==> flow/design.v (excerpt) <==
module alu(input read,write,dig1,dig2,dig3,dig4,rst,clk,rev,exec,sign, output o1,o2,o3,o4, output [0:6] bcd);
localparam RESET=4'd0;
localparam IDLE=4'd1;
localparam ADDRESS=4'd2;
localparam DISPLAY=4'd3;
localparam WRITE=4'd4;
localparam EXECUTE=4'd5;
localparam DEBOUNCER_CONSTANT=32'b0111_1111_1111_1111_1111_1111_1111_1111;
localparam DEBOUNCER_CLOCK=10;
localparam OPERATOR=4'd1;
localparam OPERAND1=4'd2;
localparam OPERAND2=4'd3;
localparam ADD=4'd0;
localparam SUB=4'd1;
localparam MUL=4'd2;
localparam DIV=4'd3;
reg [3:0] state, location_state;  
reg [3:0] location_state_q;
reg [3:0] di1,di2,di3,di4,di5,add1,add2,add4;  
reg [3:0] di1_q,di2_q,di3_q,di4_q,di5_q,add1_q,add2_q,add4_q;
reg [6:0] b1,b2,b3,b4;  
reg [6:0] b1_q,b2_q,b3_q,b4_q;
reg [63:0] main_count; 
reg [63:0] main_count_q;
reg [31:0] debouncer4,debouncer3,debouncer2,debouncer1;  
reg [31:0] debouncer4_q,debouncer3_q,debouncer2_q,debouncer1_q;
reg [7:0] value, address;  
reg [7:0] value_q, address_q;
  ...
Size: ~5300 cells after synthesis, about 990 flip-flops.
make LEC_CHECK=0 ABC_AREA=1 CAP_MARGIN=5 CELL_PAD_IN_SITES_DETAIL_PLACEMENT=1 CORE_ASPECT_RATIO=0.59 CORE_MARGIN=7 CORE_UTILIZATION=59 GPL_TIMING_DRIVEN=0 HOLD_SLACK_MARGIN=0.16 PLACE_DENSITY_LB_ADDON=0.06 SETUP_SLACK_MARGIN=-0.95 SLEW_MARGIN=40 TNS_END_PERCENT=70 finish   # period 12.2 ns
run.sh (not shown) runs the stock make flow with config.mk's settings and CLKGATE_MAP_FILE=.
The starting point produced a clean layout.
Next try:
==> flow/config.mk (replaced) <==
export PLATFORM = sky130hd
export DESIGN_NAME = alu
export DESIGN_NICKNAME = alu
export VERILOG_FILES = /design/flow/design.v
export SDC_FILE = /design/flow/constraint.sdc
export NUM_CORES = 4
export LEC_CHECK = 0
export ABC_AREA = 0
export CAP_MARGIN = 20
export CELL_PAD_IN_SITES_DETAIL_PLACEMENT = 1
export CORE_MARGIN = 2
export CORE_UTILIZATION = 40
export CTS_CLUSTER_DIAMETER = 149
export GPL_ROUTABILITY_DRIVEN = 1
export GPL_TIMING_DRIVEN = 1
export HOLD_SLACK_MARGIN = 0.01
export MAX_ROUTING_LAYER = met5
export MIN_ROUTING_LAYER = met2
export PLACE_DENSITY = 0.83
export SLEW_MARGIN = 20
export TNS_END_PERCENT = 75
=>
- sequential power barely changes
- cell area drops by 3.8%
- routed wire length shrinks by about 36%
Next try:
==> flow/config.mk (replaced) <==
export PLATFORM = sky130hd
export DESIGN_NAME = alu
export DESIGN_NICKNAME = alu
export VERILOG_FILES = /design/flow/design.v
export SDC_FILE = /design/flow/constraint.sdc
export NUM_CORES = 4
export LEC_CHECK = 0
export CAP_MARGIN = 20
export CORE_MARGIN = 2
export CORE_UTILIZATION = 40
export CTS_CLUSTER_DIAMETER = 149
export GPL_ROUTABILITY_DRIVEN = 0
export GPL_TIMING_DRIVEN = 1
export HOLD_SLACK_MARGIN = 0.01
export SLEW_MARGIN = 20
==> flow/constraint.sdc (replaced) <==
create_clock -name core_clock -period 10.0 [get_ports {clk}]
set_input_delay 2.0000 -clock core_clock [delete_from_list [all_inputs] [get_ports {clk}]]
set_output_delay 2.0000 -clock core_clock [all_outputs]
set_load 0.01 [all_outputs]
Outcome: Die area is unchanged. Synthesized area is unchanged. Routed wire length went down by 17%. Register-to-register slack gets worse by 2.1 ns. Final area went up by 0.42%. Core utilization went up by 0.19 points. Sequential cell count stays the same. Synthesized cell count is unchanged.
Next try:
--- a/flow/config.mk
+++ b/flow/config.mk
@@ -7,3 +7,5 @@
 export LEC_CHECK = 0
+export ABC_AREA = 1
 export CAP_MARGIN = 20
+export CELL_PAD_IN_SITES_DETAIL_PLACEMENT = 1
 export CORE_MARGIN = 2
@@ -11,5 +13,9 @@
 export CTS_CLUSTER_DIAMETER = 149
-export GPL_ROUTABILITY_DRIVEN = 0
+export GPL_ROUTABILITY_DRIVEN = 1
 export GPL_TIMING_DRIVEN = 1
 export HOLD_SLACK_MARGIN = 0.01
+export MAX_ROUTING_LAYER = met4
+export MIN_ROUTING_LAYER = met2
+export PLACE_DENSITY_LB_ADDON = 0.19
 export SLEW_MARGIN = 20
+export TNS_END_PERCENT = 75
==> flow/constraint.sdc (replaced) <==
create_clock -name core_clock -period 12.2 [get_ports {clk}]
set_input_delay 2.4400 -clock core_clock [delete_from_list [all_inputs] [get_ports {clk}]]
set_output_delay 2.4400 -clock core_clock [all_outputs]
set_load 0.01 [all_outputs]
Effect: Utilization stays flat. Setup slack gets better by 2.4 ns. Global-route usage grows by 18 points. Final area grows by 1.3%.
Next try:
==> flow/config.mk (replaced) <==
export PLATFORM = sky130hd
export DESIGN_NAME = alu
export DESIGN_NICKNAME = alu
export VERILOG_FILES = /design/flow/design.v
export SDC_FILE = /design/flow/constraint.sdc
export NUM_CORES = 4
export LEC_CHECK = 0
export CAP_MARGIN = 20
export CORE_MARGIN = 2
export CORE_UTILIZATION = 59
export SLEW_MARGIN = 20
==> flow/constraint.sdc (replaced) <==
create_clock -name core_clock -period 8.04 [get_ports {clk}]
set_input_delay 1.6080 -clock core_clock [delete_from_list [all_inputs] [get_ports {clk}]]
set_output_delay 1.6080 -clock core_clock [all_outputs]
set_load 0.01 [all_outputs]
Outcome:
- The changed run finished clean
- worst setup slack degrades by 4.1 ns
- utilization went up by 21 points
- sequential share of layout area went up by 1.3 points
- cell area went down by 2.5%
- fmax went up by 0.44%
- cell count went down by 30%
- die area went down by 33%
- total power went up by 41%
- clock-buffer cell count went down by 8
Next try:
--- a/flow/config.mk
+++ b/flow/config.mk
@@ -9,3 +9,3 @@
 export CORE_MARGIN = 2
-export CORE_UTILIZATION = 59
+export CORE_UTILIZATION = 35
 export SLEW_MARGIN = 20
==> flow/constraint.sdc (replaced) <==
create_clock -name core_clock -period 10.5 [get_ports {clk}]
set_input_delay 2.1000 -clock core_clock [delete_from_list [all_inputs] [get_ports {clk}]]
set_output_delay 2.1000 -clock core_clock [all_outputs]
set_load 0.01 [all_outputs]
Non-clock buffer count falls by 19.
Cell area went up by 1.8%.
Via count decreases by 2.3%.
Sequential power goes down by 24%.
Hold slack stays flat.
Worst setup slack gains 2.2 ns.
Die size grows by 68%.
Maximum frequency goes down by 3.3%.
Global-route usage came out lower by 13 points.

========
## lane 1
alu again, from the RTL that the note above started with.
export LEC_CHECK = 0
export ABC_AREA = 1
export CAP_MARGIN = 20
export CELL_PAD_IN_SITES_DETAIL_PLACEMENT = 2
export CORE_ASPECT_RATIO = 0.66
export CORE_MARGIN = 3
export CORE_UTILIZATION = 40
export CTS_CLUSTER_DIAMETER = 49
export CTS_CLUSTER_SIZE = 64
export MAX_ROUTING_LAYER = met4
export MIN_ROUTING_LAYER = met1
export PLACE_DENSITY = 0.53
export SLEW_MARGIN = 20
export TNS_END_PERCENT = 55
create_clock -name core_clock -period 4.49 [get_ports {clk}]
The flow completed for lane 1, but it is not clean: the layout still shows negative setup slack.
[inputs] lane 2 vs lane 1
- CTS_CLUSTER_SIZE: 64 -> unset
- PLACE_DENSITY: 0.53 -> unset
- CTS_CLUSTER_DIAMETER: 49 -> unset
- CELL_PAD_IN_SITES_DETAIL_PLACEMENT: 2 -> unset
- MAX_ROUTING_LAYER: met4 -> unset
- CORE_ASPECT_RATIO: 0.66 -> unset
- CORE_MARGIN: 3 -> 2
- ABC_AREA: 1 -> unset
- TNS_END_PERCENT: 55 -> unset
- CORE_UTILIZATION: 40 -> 72
- MIN_ROUTING_LAYER: met1 -> unset
- the clock period (ns, I/O delays scaled along): 4.49 -> 4.48
## What came out
- Changes observed in lane 2 relative to lane 1: TritonCTS buffer count fell about 6%, final RePlAce weighted congestion went up, AND-OR/OR-AND share of the synthesized area down 0.49 points.
- The share of synthesized cell area in and, or, nand and nor gates in lane 2 was lower than what lane 1 gave.
- NOTE die area lane 1->lane 2 decreased by more than a quarter
- Delta(standard cell area after detailed placement, lane 2 - lane 1) > 0
- Status: lane 2 FAILED at global routing (tool error)

========
Setup of exp/sierra:
Starting RTL as in the previous note.
clock: 4.49 ns
lec_check: 0
cap_margin: 5
core_margin: 2
core_utilization: 45
cts_cluster_size: 64
max_routing_layer: met4
min_routing_layer: met1
slew_margin: 20
exp/sierra finished every stage; the final checks, however, were not passed, the failures being negative setup slack.
[inputs] exp/yarrow vs exp/sierra
- a deleted CTS_CLUSTER_SIZE that had been 64
- a deleted MIN_ROUTING_LAYER that had been met1
- an added PLACE_DENSITY_LB_ADDON of 0.0
- a change of CAP_MARGIN from 5 to 20
- a deleted MAX_ROUTING_LAYER that had been met4
- a change of CORE_UTILIZATION from 45 to 72
- an added SETUP_SLACK_MARGIN of 1.41
- a change of the clock period (ns, I/O delays scaled along) from 4.49 to 4.86
Notes after the runs:
- global routing: exp/yarrow exited with error
- On worst slack at placement: between exp/yarrow and exp/sierra, it ends up higher for exp/yarrow.
- Placed cell count in exp/yarrow vs exp/sierra: down 815
- Multiplexer area fraction after synthesis: exp/sierra vs exp/yarrow identical
- Sort exp/yarrow and exp/sierra by core area, descending, and exp/sierra comes first.
- When exp/yarrow is measured against exp/sierra, its die area turns out about 37% lower.
- exp/sierra → exp/yarrow: synthesized cell area stayed essentially flat; H-tree depth reported by CTS neither gained nor lost much; post-cts sizing count increased by 202 relative to the old numbers.
Inputs modified between exp/yarrow and exp/juniper:
- setting CTS_CLUSTER_SIZE to 13 for the first time
- changing PLACE_DENSITY_LB_ADDON from 0.0 to 0.12
- changing SETUP_SLACK_MARGIN from 1.41 to 1.34
- setting ABC_AREA to 1 for the first time
- changing the clock period (ns, I/O delays scaled along) from 4.86 to 4.6
Findings:
Finished, but not clean: exp/juniper, with negative setup slack. Post-cts gate resize count, exp/juniper and exp/yarrow: lower on exp/juniper. Delta (exp/juniper minus exp/yarrow): chip area went up 1.4%; post-synthesis instance total picked up an extra about 40%; total placed cells including tap cells increased by about 28% relative to the old numbers.
## Diff of input files: exp/pepper against exp/juniper
- removing CTS_CLUSTER_SIZE (formerly 13)
- removing ABC_AREA (formerly 1)
- removing PLACE_DENSITY_LB_ADDON (formerly 0.12)
- removing SETUP_SLACK_MARGIN (formerly 1.34)
- changing CORE_UTILIZATION from 72 to 45
- changing the clock period (ns, I/O delays scaled along) from 4.6 to 8.04
==> comparison <==
Est. power | exp/pepper vs exp/juniper | exp/pepper lower
Summary: with exp/juniper as the reference, row count in exp/pepper moved up by more than a quarter.
exp/juniper has a higher met1 global-route usage than exp/pepper.
Worst hold slack delta for exp/pepper relative to exp/juniper: 13 ps higher
exp/pepper completed every stage of the flow, and the final layout passed the timing, design-rule and antenna checks.
Relative to exp/juniper, the worst slew margin relative to its limit of exp/pepper is higher by 6.1 points.
Summary — complex-gate fraction of the synthesized area, exp/pepper relative to exp/juniper: lower, by 0.49 points.
Power is estimated from default activity; no workload was simulated.
